## north
==> flow/design.v <==
module alu_top (
    input             clk,
    input      [7:0]  a_in,
    input      [7:0]  b_in,
    input      [3:0]  command_in,
    input             oe,
    output reg [15:0] d_out
);
    reg [7:0] a_q, b_q;
    reg [3:0] cmd_q;
    reg       oe_q;
    wire [15:0] alu_out;
    always @(posedge clk) begin
        a_q   <= a_in;
        b_q   <= b_in;
        cmd_q <= command_in;
        oe_q  <= oe;
        d_out <= alu_out;
    end
    alu u_alu (.a_in(a_q), .b_in(b_q), .command_in(cmd_q), .oe(oe_q), .d_out(alu_out));
endmodule

module alu ( input [7:0]a_in,b_in,input [3:0]command_in,input oe,output [15:0]d_out);
	parameter 	ADD = 4'b0000,
				INC = 4'b0001,
				SUB =  4'b0010,
				DEC = 4'b0011,
				MUL = 4'b0100,
				DIV = 4'b0101,
				SHL = 4'b0110,
				SHR = 4'b0111,
				AND = 4'b1000,
				OR = 4'b1001,
				INV = 4'b1010,
				NAND = 4'b1011,
				NOR = 4'b1100,
				XOR = 4'b1101,
				XNOR = 4'b1110,
				BUF = 4'b1111;
	reg [15:0] out;
	always@(command_in,a_in,b_in)
		begin
			case(command_in)
				ADD : out = a_in+b_in;
				INC : out = a_in+1'b1;
				SUB : out = a_in-b_in;
				DEC : out = a_in-1'b1;
				MUL : out = a_in*b_in;
				DIV : out = (b_in == 8'd0) ? 16'hFFFF : a_in/b_in;
				SHL : out = a_in<<1;
				SHR : out = a_in>>1;
				AND : out = a_in&&b_in;
				OR : out = a_in||b_in;
				INV : out = !(a_in);
				NAND : out = ~(a_in&b_in);
				NOR : out = ~(a_in|b_in);
				XOR : out = a_in^b_in;
				XNOR : out = a_in~^b_in;
				BUF : out = a_in;
			endcase
		end
	assign d_out = (oe) ? out : 16'h0000;
endmodule  
clock: 10.4 ns
lec_check: 0
abc_area: 1
cap_margin: 15
core_aspect_ratio: 0.87
core_margin: 3
core_utilization: 72
cts_cluster_diameter: 137
max_routing_layer: met4
place_density_lb_addon: 0.01
setup_slack_margin: 1.38
slew_margin: 40
run.sh (not shown) runs the stock make flow with config.mk's settings and CLKGATE_MAP_FILE=.
detailed placement (3_5_place_dp): north exited with error
Inputs modified between north and south:
Settings: a change of ABC_AREA from 1 to 0; a change of CORE_MARGIN from 3 to 2; a change of CORE_UTILIZATION from 72 to 33; a deleted PLACE_DENSITY_LB_ADDON that had been 0.01; a change of SETUP_SLACK_MARGIN from 1.38 to 2.69; a deleted MAX_ROUTING_LAYER that had been met4; a change of the clock period (ns, I/O delays scaled along) from 10.4 to 16.9.
### Flow results
[flow] south | stages: complete | final checks: fail | reason: negative setup slack
Measured against north, the number of unique standard cell types used by synthesis of south comes out at 1.6 times the reference value.
Compared with north, south shows compound-cell area share of the yosys netlist higher by 8.6 points.
| mean instance size in the synthesized netlist | south vs north | 19% higher |
Taking north as the reference point, the synthesized-area fraction occupied by and/or/nand/nor cells of south falls by 8.3 points.
Changes observed in south relative to north: number of standard cells reported by yosys decreased by about 18% relative to the old numbers; placement row count increased by 20 relative to the old numbers.
Modified inputs, east compared to south
Settings: swapping 137 for 394 in CTS_CLUSTER_DIAMETER; swapping 33 for 46 in CORE_UTILIZATION; putting GPL_TIMING_DRIVEN at 0 where nothing was set.
## What came out
- Wire length of the first global-routing pass: east vs south down about 3%
- east ended up with a higher actual slew at the worst max-slew pin than south did.
- Side by side, layout overhead on the synthesized area turned out lower in east than in south.
- In east relative to south, number of nets in the layout had gone down by a little under 10%.
- For number of cells upsized or downsized after cts, dividing the value from south by the value from east gives 0.59.
- [diff] worst hold slack, east relative to south: improvement
- east: complete, dirty (negative setup slack)
- Relative to south, final area has decreased by 7.8% in east.

v58:
// alu_top: RTL as listed in full above, without the edits since
clock: 24.6 ns
lec_check: 0
abc_area: 1
cap_margin: 15
core_aspect_ratio: 0.87
core_margin: 2
core_utilization: 65
cts_cluster_diameter: 354
setup_slack_margin: 2.69
slew_margin: 40
Nothing crashed in v58 and all stages finished; the problem is that the final layout failed, the offending checks being setup timing.
Edits applied to the flow inputs when going from v58 to v13:
diff --git a/flow/config.mk b/flow/config.mk
--- a/flow/config.mk
+++ b/flow/config.mk
@@ -8 +8 @@
-export ABC_AREA = 1
+export ABC_AREA = 0
@@ -12,2 +12,3 @@
-export CORE_UTILIZATION = 65
-export CTS_CLUSTER_DIAMETER = 354
+export CORE_UTILIZATION = 46
+export CTS_CLUSTER_DIAMETER = 391
+export GPL_TIMING_DRIVEN = 0
==> flow/constraint.sdc <==
create_clock -name core_clock -period 16.9 [get_ports {clk}]
set_input_delay 3.3800 -clock core_clock [delete_from_list [all_inputs] [get_ports {clk}]]
set_output_delay 3.3800 -clock core_clock [all_outputs]
set_load 0.01 [all_outputs]
Notes after the runs:
Of v58 and v13, not a single run came through the flow clean.
v58 -> stages 100% | layout checks FAIL | setup timing
Relative to v58, routability congestion estimate has gone down in v13.
Going from v58 to v13, horizontal die dimension grows by about 17%.
In the reports for v58 and v13, the smaller hold path depth belongs to v58.
Run comparison: v13 start point of the critical path b_q[1]$_DFF_P_; v58 start point of the critical path b_q[2]$_DFF_P_
On die size, the lower figure sits with v58, not v13.
Where routed wire length is concerned, v58 is outperformed by v13.
When v13 is set beside v58, its hold slack turns out to be 0.10 ns larger.
The inputs of v56 differ from those of v13 as listed below.
diff --git a/flow/config.mk b/flow/config.mk
--- a/flow/config.mk
+++ b/flow/config.mk
@@ -9 +9 @@
-export CAP_MARGIN = 15
+export CAP_MARGIN = 25
@@ -12,2 +12,2 @@
-export CORE_UTILIZATION = 46
-export CTS_CLUSTER_DIAMETER = 391
+export CORE_UTILIZATION = 55
+export CTS_CLUSTER_DIAMETER = 137
@@ -14,0 +15 @@
+export HOLD_SLACK_MARGIN = 0.07
==> results <==
Nothing crashed in v56 and all stages finished; the problem is that the final layout failed, the offending checks being setup timing. v56: critical path depth 4.6% below v13. Cell count, v13 and v56: higher on v13. Non-clock buffer count in v56 is about 16% below v13. Going from v13 to v56, the final routed wirelength across all metal layers was found to have gone down by about 3.6%. A cell at the slowest stage of the critical path of sky130_fd_sc_hd__a2111oi_4 is what v13 shows, while sky130_fd_sc_hd__dfxtp_4 belongs to v56. Delta (v56 minus v13): final-layout clock buffer total moved down, number of antenna violations at the first check in global routing moved up, depth of the worst register-to-register path moved down. On share of the core filled with cells, the lower figure sits with v13, not v56.
